== before ==
==> flow/design.v <==
module badicecream(input         Clk,                 
                             Reset,               
                             frame_clk,           
                input [10:0]   DrawX, DrawY ,    
				input [15:0]   keycode,				  
               	output logic is_BI	,			 
				output logic [10:0] BI_X, BI_Y,
				input logic up_wall, down_wall , left_wall, right_wall,
				output logic [10:0] BI_X_Pos, BI_Y_Pos,
				output logic [5:0] BI_BlkX_Pos, BI_BlkY_Pos
              );
	enum logic[2:0] { 
					 right=3'b000, 
					 left=3'b001,
					 up=3'b010,
					 down=3'b011,
					 Halted=3'b100} Dir, Dir_in, Dir_delayed, Dir_delayed_in;
    parameter [10:0] BI_X_Corner = 11'd64;   
    parameter [10:0] BI_Y_Corner = 11'd95;   
    parameter [5:0] BI_Blk_X_Corner = 6'd1;   
    parameter [5:0] BI_Blk_Y_Corner = 6'd1;   
    parameter [10:0] BI_X_Step = 10'd1;       
    parameter [10:0] BI_Y_Step = 10'd1;       
    parameter  BI_sizeX = 6'd32;         
	parameter  BI_sizeY = 6'd48;
	logic [5:0] frame_counter, per_frame_counter;   
	logic [5:0] frame_counter_in, per_frame_counter_in;
	logic [5:0] pace_counter, pace_counter_in;
    logic [10:0] BI_X_Motion, BI_Y_Motion;
    logic [10:0] BI_X_Pos_in, BI_X_Motion_in, BI_Y_Pos_in, BI_Y_Motion_in;
	logic [5:0] BI_BlkX_Pos_in, BI_BlkY_Pos_in;
	logic [2:0] health;
	assign health = 3'd1;    
    logic frame_clk_delayed, frame_clk_rising_edge;
   always_ff @ (posedge Clk) 
	begin
        frame_clk_delayed <= frame_clk;
        frame_clk_rising_edge <= (frame_clk == 1'b1) && (frame_clk_delayed == 1'b0);
		if (Reset)
		begin
			frame_counter <= 6'b0;
			per_frame_counter <= 6'b0;
		end
		else
		begin
			frame_counter <= frame_counter_in;
			per_frame_counter <=  per_frame_counter_in;
		end
    end
	always_comb
	begin
		frame_counter_in = frame_counter;
		per_frame_counter_in = per_frame_counter;
		if (frame_clk_rising_edge)    
		begin
		per_frame_counter_in = per_frame_counter+6'b1;
		if((per_frame_counter) == 6'b000111)  
			begin
				per_frame_counter_in=6'b0;
				frame_counter_in = frame_counter+6'b1;
				if((frame_counter ) == 6'b100)  
				begin
					frame_counter_in=6'b0;
				end
			end
		end
	end
    always_ff @ (posedge Clk)
    begin
        if (Reset)
        begin
            BI_X_Pos <= BI_X_Corner;
            BI_Y_Pos <= BI_Y_Corner;
			BI_BlkX_Pos <= BI_Blk_X_Corner;
			BI_BlkY_Pos <= BI_Blk_Y_Corner;
            BI_X_Motion <= 10'd0;
            BI_Y_Motion <= 10'd0;
			pace_counter <= 6'd0;
				Dir <= Halted;
				Dir_delayed <= down;
        end
        else
        begin
			pace_counter <= pace_counter_in;
            BI_X_Pos <= BI_X_Pos_in;
            BI_Y_Pos <= BI_Y_Pos_in;
            BI_X_Motion <= BI_X_Motion_in;
            BI_Y_Motion <= BI_Y_Motion_in;
			BI_BlkX_Pos <= BI_BlkX_Pos_in;
			BI_BlkY_Pos <= BI_BlkY_Pos_in;
			Dir <= Dir_in;
			Dir_delayed <= Dir_delayed_in;
        end
    end
    always_comb
    begin
		pace_counter_in = pace_counter;
        BI_X_Pos_in = BI_X_Pos;
        BI_Y_Pos_in = BI_Y_Pos;
		BI_X_Motion_in = BI_X_Motion;
		BI_Y_Motion_in = BI_Y_Motion;
        BI_BlkX_Pos_in = BI_BlkX_Pos;    
        BI_BlkY_Pos_in = BI_BlkY_Pos;
		Dir_in = Dir;
		Dir_delayed_in = Dir_delayed;
		if(health != 0)
		begin
			if (frame_clk_rising_edge)
			begin
            	BI_X_Pos_in = BI_X_Pos + BI_X_Motion_in;
            	BI_Y_Pos_in = BI_Y_Pos + BI_Y_Motion_in;
				if (Dir == Halted)  
				begin
					if ((keycode[7:0] == 8'd26) || ((keycode[15:8] == 8'd26 )))  
					begin
						Dir_delayed_in = up;
						if(up_wall)
						begin
							BI_Y_Motion_in = 0;
							BI_X_Motion_in = 0;
							Dir_in = Halted;
						end
						else
						begin
							BI_Y_Motion_in = -BI_Y_Step;
							BI_X_Motion_in = 0;
							Dir_in = up;	
						end
					end
					else if (((keycode[7:0] == 8'd4) || keycode[15:8] == 8'd4 ))  
						begin
							Dir_delayed_in = left;
							if (left_wall)			
							begin
								BI_X_Motion_in = 0;
								BI_Y_Motion_in = 0;
								Dir_in = Halted;
							end
							else
							begin
								BI_Y_Motion_in = 0;
								BI_X_Motion_in = -BI_X_Step;
								Dir_in = left;
							end
						end
					else if((keycode[7:0] == 8'd22) || ((keycode[15:8] == 8'd22 )))  
						begin
							Dir_delayed_in = down;
							if (down_wall) 
							begin
								BI_Y_Motion_in = 0;
								BI_X_Motion_in = 0;
							Dir_in = Halted;
							end
							else
							begin
								BI_Y_Motion_in = BI_Y_Step;
								BI_X_Motion_in = 0;
								Dir_in = down;
							end
						end
					else if (((keycode[7:0]) == 8'd7) || ((keycode[15:8]) == 8'd7))  
						begin
							Dir_delayed_in = right;
							if(right_wall) 
							begin
								BI_X_Motion_in = 0;
								BI_Y_Motion_in = 0;
								Dir_in = Halted;
							end
							else
							begin
								BI_Y_Motion_in = 0;
								BI_X_Motion_in = BI_X_Step;
								Dir_in = right;	
							end
						end
					else
						begin              
						end
				end
				else  
				begin
					pace_counter_in = pace_counter + 6'd1;
					if(pace_counter == 6'd31)
					begin
						pace_counter_in = 6'd0;
						case(Dir)
							left:
							begin
								BI_BlkX_Pos_in = BI_BlkX_Pos -1;
							end
							right:
							begin
								BI_BlkX_Pos_in = BI_BlkX_Pos +1;
							end
							up:
							begin
								BI_BlkY_Pos_in = BI_BlkY_Pos -1;
							end
							down:
							begin
								BI_BlkY_Pos_in = BI_BlkY_Pos +1;
							end
							default:
							begin
								BI_BlkY_Pos_in = 0;  
							end
						endcase
						Dir_in = Halted;
						BI_Y_Motion_in = 0;
						BI_X_Motion_in = 0;						
					end
				end
			end
        end
    end
    int DistX, DistY, Size;
    assign DistX = DrawX - BI_X_Pos;
    assign DistY = DrawY - BI_Y_Pos;
    always_comb begin
		   if (DistX < BI_sizeX && DistX >= 0 && DistY<=0 && -DistY < BI_sizeY)
		  begin
        is_BI = 1'b1;
				BI_X = DrawX - BI_X_Pos+({5'b0, frame_counter}*32);
				BI_Y = DrawY - BI_Y_Pos+BI_sizeY-1+ Dir_delayed_in*48;
		  end
        else
		  begin
        is_BI = 1'b0;
				BI_X = 0;
				BI_Y = 0;
        end
    end
endmodule
Settings: LEC_CHECK=0, CAP_MARGIN=20, CORE_MARGIN=2, CORE_UTILIZATION=70, CTS_CLUSTER_SIZE=41, PLACE_DENSITY=0.67, SETUP_SLACK_MARGIN=-0.49, SLEW_MARGIN=20; clock period 7.16 ns.
run.sh (not shown) runs the stock make flow with config.mk's settings and CLKGATE_MAP_FILE=.
Seen in the log of before: GRT-0232 during 5_1_grt, after which the run never completed.
[inputs] after vs before
diff --git a/flow/config.mk b/flow/config.mk
--- a/flow/config.mk
+++ b/flow/config.mk
@@ -9,5 +9,3 @@
 export CORE_MARGIN = 2
-export CORE_UTILIZATION = 70
-export CTS_CLUSTER_SIZE = 41
-export PLACE_DENSITY = 0.67
+export CORE_UTILIZATION = 64
 export SETUP_SLACK_MARGIN = -0.49
==> flow/constraint.sdc <==
create_clock -name core_clock -period 6.6 [get_ports {Clk}]
set_input_delay 1.3200 -clock core_clock [delete_from_list [all_inputs] [get_ports {Clk}]]
set_output_delay 1.3200 -clock core_clock [all_outputs]
set_load 0.01 [all_outputs]
==> comparison <==
after had finished all stages when the layout checks came back failing, citing negative setup slack.
Compared with before, in after effective utilization at floorplan -7.1 points, row count +6.1%, post-cts sizing count increased by 110% relative to the old numbers, post-synth tally of flip-flops with integrated enable neither gained nor lost much.
